==> v9: inputs <==
## riscv
module riscv #(
    parameter logic[31:0] BootVector = 32'h0000_0000
)(
    input logic clk,
    input logic reset,
    output logic halted,
    input logic unhalt,
    output logic[31:0] i_addr,
    input logic[31:0] i_data,
    output logic[31:0] d_addr,
    output logic[31:0] d_wdata,
    output logic[3:0] d_wstrb,
    input logic[31:0] d_rdata
);
clock: 10.0 ns
lec_check: 0
cap_margin: 20
core_aspect_ratio: 1.84
core_margin: 9
core_utilization: 40
cts_cluster_size: 17
gpl_routability_driven: 0
gpl_timing_driven: 0
place_density_lb_addon: 0.18
slew_margin: 20
run.sh (not shown) runs the stock make flow with config.mk's settings and CLKGATE_MAP_FILE=.
==> v3 (differences from v9) <==
Settings changed: CORE_ASPECT_RATIO 1.84 to default, CORE_MARGIN 9 to 2, CORE_UTILIZATION 40 to 59, CTS_CLUSTER_SIZE 17 to 14, GPL_ROUTABILITY_DRIVEN 0 to default, GPL_TIMING_DRIVEN 0 to default, PLACE_DENSITY_LB_ADDON 0.18 to default, SETUP_SLACK_MARGIN from default to 1.28.
==> flow/constraint.sdc (replaced) <==
create_clock -name core_clock -period 5.11 [get_ports {clk}]
set_input_delay 1.0220 -clock core_clock [delete_from_list [all_inputs] [get_ports {clk}]]
set_output_delay 1.0220 -clock core_clock [all_outputs]
set_load 0.01 [all_outputs]
==> v19 (differences from v9) <==
Settings changed: CELL_PAD_IN_SITES_GLOBAL_PLACEMENT from default to 3, CORE_ASPECT_RATIO 1.84 to default, CORE_MARGIN 9 to 10, CORE_UTILIZATION 40 to 32, CTS_CLUSTER_SIZE 17 to default, GPL_ROUTABILITY_DRIVEN 0 to default, MAX_ROUTING_LAYER from default to met4, PLACE_DENSITY_LB_ADDON 0.18 to default.
==> flow/constraint.sdc (replaced) <==
create_clock -name core_clock -period 7.5 [get_ports {clk}]
set_input_delay 1.5000 -clock core_clock [delete_from_list [all_inputs] [get_ports {clk}]]
set_output_delay 1.5000 -clock core_clock [all_outputs]
set_load 0.01 [all_outputs]
==> notes <==
Against v19, the cell count of v3 is smaller by about 12%. Clock power: v3 > v19 > v9. Of v19 and v9, v19 has the higher critical path depth (gap 1). Between v9 and v19, the lower total power is in v9 (gap about 28%, measured against v19). v19 passed the timing, design-rule and antenna checks. v9 passed the timing, design-rule and antenna checks. v3 completed and failed the layout checks on setup timing. The lowest via count belongs to v19, the highest to v3. Between v3 and v9, the lower worst setup slack is in v3 (gap 1.2 ns). In area after synthesis, v9 and v3 do not differ. Combinational power: v3 > v19 > v9. Worst hold slack: v3 > v9 > v19. The lowest die area belongs to v3, the highest to v19.

========
==> inputs of build 15 <==
riscv again, from the RTL that the note above started with.
Design riscv, start of the top module:
module riscv #(
    parameter logic[31:0] BootVector = 32'h0000_0000
)(
    input logic clk,
    input logic reset,
    output logic halted,
    input logic unhalt,
    output logic[31:0] i_addr,
    input logic[31:0] i_data,
    output logic[31:0] d_addr,
    output logic[31:0] d_wdata,
    output logic[3:0] d_wstrb,
    input logic[31:0] d_rdata
);
export LEC_CHECK = 0
export CAP_MARGIN = 25
export CELL_PAD_IN_SITES_DETAIL_PLACEMENT = 2
export CELL_PAD_IN_SITES_GLOBAL_PLACEMENT = 0
export CORE_MARGIN = 3
export CORE_UTILIZATION = 19
export CTS_CLUSTER_DIAMETER = 60
export CTS_CLUSTER_SIZE = 82
export GPL_ROUTABILITY_DRIVEN = 0
export GPL_TIMING_DRIVEN = 0
export HOLD_SLACK_MARGIN = 0.07
export MAX_ROUTING_LAYER = met4
export MIN_ROUTING_LAYER = met1
export PLACE_DENSITY = 0.44
export SETUP_SLACK_MARGIN = 1.96
export SLEW_MARGIN = 25
export TNS_END_PERCENT = 15
create_clock -name core_clock -period 7.0 [get_ports {clk}]
==> build 22 (differences from build 15) <==
CAP_MARGIN = 5   (was 25)
CELL_PAD_IN_SITES_DETAIL_PLACEMENT = not set   (was 2)
CELL_PAD_IN_SITES_GLOBAL_PLACEMENT = not set   (was 0)
CORE_MARGIN = 2   (was 3)
CORE_UTILIZATION = 70   (was 19)
CTS_CLUSTER_DIAMETER = not set   (was 60)
CTS_CLUSTER_SIZE = 37   (was 82)
GPL_ROUTABILITY_DRIVEN = not set   (was 0)
GPL_TIMING_DRIVEN = not set   (was 0)
HOLD_SLACK_MARGIN = not set   (was 0.07)
MAX_ROUTING_LAYER = not set   (was met4)
MIN_ROUTING_LAYER = not set   (was met1)
PLACE_DENSITY = not set   (was 0.44)
SETUP_SLACK_MARGIN = not set   (was 1.96)
SLEW_MARGIN = 20   (was 25)
TNS_END_PERCENT = not set   (was 15)
==> flow/constraint.sdc (replaced) <==
create_clock -name core_clock -period 5.29 [get_ports {clk}]
set_input_delay 1.0580 -clock core_clock [delete_from_list [all_inputs] [get_ports {clk}]]
set_output_delay 1.0580 -clock core_clock [all_outputs]
set_load 0.01 [all_outputs]
==> run_results.csv <==
group,metric,value,unit
outcome,status,"aborted with a tool error",
outcome,haltStage,"global routing",
outcome,error_line,"[ERROR GRT-0116] Global routing finished with congestion. Check the congestion regions in the DRC Viewer.",
place,detailed_place_hpwl,274,mm
global_routing,use_met1,0.898,
place,dpl.cell_count,7410,
die,fp-utilization,0.706,
die,rows,122,
place,placed_cell_area,87400,µm²
die,coreArea,111000,µm²
place,pre_cts_ws,-1410,ps
clock_tree,cts_buffers,148,
global_routing,grt.met2_usage,1.17,
the above is filed under build 22

==> run_results.csv <==
group,metric,value,unit
die,rows,235,
global_routing,grt.met2_usage,0.290,
drt,drt_iter0_markers,8202,
place,placed_cell_area,90300,µm²
global_routing,use_met1,0.223,
outcome,status,"complete, no violations",
die,fp-utilization,0.191,
final_layout,clkbuf_count,107,
place,detailed_place_hpwl,288,mm
die,coreArea,410000,µm²
drt,drcViolationCount,0,
place,pre_cts_ws,-1760,ps
the above is filed under build 15

No activity file was given, so power comes from the tool's default toggle rates.
